## xenon
==> flow/design.v (excerpt) <==
module breakout(
    input logic clk,
    input logic right,
    input logic left,
    input logic reset,
    output logic [2:0] red,
    output logic [2:0] green,
    output logic [2:0] blue,
    output logic hsync,
    output logic vsync
    );
Size in the first run: roughly 1700 cells after synthesis, about 15 I/O pins.
==> flow/config.mk <==
export PLATFORM = sky130hd
export DESIGN_NAME = breakout
export DESIGN_NICKNAME = breakout
export VERILOG_FILES = /design/flow/design.v
export SDC_FILE = /design/flow/constraint.sdc
export NUM_CORES = 4
export LEC_CHECK = 0
export ABC_AREA = 1
export CAP_MARGIN = 20
export CORE_ASPECT_RATIO = 0.71
export CORE_MARGIN = 2
export CORE_UTILIZATION = 72
export CTS_CLUSTER_DIAMETER = 375
export CTS_CLUSTER_SIZE = 98
export HOLD_SLACK_MARGIN = 0.3
export SLEW_MARGIN = 20
export TNS_END_PERCENT = 10
==> flow/constraint.sdc <==
create_clock -name core_clock -period 7.44 [get_ports {clk}]
set_input_delay 1.4880 -clock core_clock [delete_from_list [all_inputs] [get_ports {clk}]]
set_output_delay 1.4880 -clock core_clock [all_outputs]
set_load 0.01 [all_outputs]
run.sh (not shown) runs the stock make flow with config.mk's settings and CLKGATE_MAP_FILE=.
xenon finished all stages; the layout is clean.
Edits applied to the flow inputs when going from xenon to amber:
- PLACE_DENSITY_LB_ADDON: unset -> 0.02
- HOLD_SLACK_MARGIN: 0.3 -> unset
- TNS_END_PERCENT: 10 -> unset
- CORE_ASPECT_RATIO: 0.71 -> unset
- CTS_CLUSTER_SIZE: 98 -> unset
- CTS_CLUSTER_DIAMETER: 375 -> unset
- the clock period (ns, I/O delays scaled along): 7.44 -> 3.61
Results
- Reported for xenon and amber, synthesized-area fraction occupied by xor and xnor cells turned out identical to the last digit.
- Finished, but not clean: amber, with negative setup slack.
- Compared to xenon, the router laid down more metal wire for amber.
- Launching instance or port of the critical path: game_inst.ballX[0] -> xenon, game_inst.a[3] -> amber
- On post-synth net total, xenon and amber are basically level.
- amber vs. xenon: global routing usage on met1 went down by 0.20 points.
- Summary of amber over xenon: number of antenna violations at the first check in global routing grew by 1; cell area reported after detailed placement increased by about 9% relative to the old numbers.
#### Input delta (sierra over amber)
- swapping 20 for 25 in SLEW_MARGIN
- putting GPL_ROUTABILITY_DRIVEN at 0 where nothing was set
- swapping 3.61 for 3.63 in the clock period (ns, I/O delays scaled along)
Findings:
sierra had finished all stages when the layout checks came back failing, citing negative setup slack.
amber had finished all stages when the layout checks came back failing, citing negative setup slack.
Compared sierra vs amber, and power consumption is down in sierra.
Comparing amber against sierra, there is no change at all in post-synthesis sequential area ratio.
sierra — met3 wire length 1.9% lower, amber as reference
[inputs] ember vs sierra
- an added HOLD_SLACK_MARGIN of 0.26
- a change of SLEW_MARGIN from 25 to 20
- a deleted PLACE_DENSITY_LB_ADDON that had been 0.02
- an added CTS_CLUSTER_SIZE of 10
- a deleted GPL_ROUTABILITY_DRIVEN that had been 0
- a change of the clock period (ns, I/O delays scaled along) from 3.63 to 3.79
==> comparison <==
The final report for ember shows a completed flow and a layout that fails verification, specifically negative setup slack. [compare] base=sierra new=ember: half-perimeter wire length of the detailed placement result rose by 4.2%, clock network power stayed essentially flat, worst path setup slack after routing fell by 120 ps, wire length rose by 7.5%. Compared to sierra, ember has combinational share of power 1.5 points lower. Min global-route usage over all layers across ember and sierra: sierra. Summary of ember over sierra: total sequential power fell by about 4%; wire length of the first global-routing pass rose by 3.5 mm; utilization fell by 0.35 points. Clock-cell share of area (ember over sierra): increase, 0.19 points.
## Diff of input files: willow against ember
- clearing CTS_CLUSTER_SIZE, which used to be 10
- clearing ABC_AREA, which used to be 1
- swapping 72 for 22 in CORE_UTILIZATION
- clearing HOLD_SLACK_MARGIN, which used to be 0.26
- swapping 3.79 for 12.5 in the clock period (ns, I/O delays scaled along)
## What came out
Number of slew-limit violations in the final report: ember vs willow, no meaningful difference
Cell resize tally after clock tree synthesis: willow vs ember down 70
Summary of the comparison: xor and xnor area share after synthesis is higher in willow, relative to ember.
Looking at required arrival time at the worst endpoint, willow sits 6970 ps higher than ember does.
Delta(core utilization, willow - ember) < 0
Summary: worst hold slack, willow better than ember
Against ember, willow reports a final total power that is lower.
Of ember and willow, only willow finishes the flow clean.
ember finished all stages; layout check result: FAIL, due to negative setup slack.
Going from ember to willow, final cell area excluding filler cells shrank by more than 10%.
Of ember and willow, the run reporting the lower share of the clock period used by the worst path after layout was willow.
Inverter count sits lower in willow than in ember.
#### Input delta (cedar over willow)
- ABC_AREA: unset -> 1
- CORE_UTILIZATION: 22 -> 71
- the clock period (ns, I/O delays scaled along): 12.5 -> 6.5
Side by side, post-route fraction of the period consumed by the critical path turned out higher in cedar than in willow.
On cedar: total number of nets in the final design is 523 higher than what willow gave.
Going from willow to cedar, hold slack dropped 7.4 ps; power dissipated by switching net loads climbed 110%.
Power and IR drop assume default switching activity.
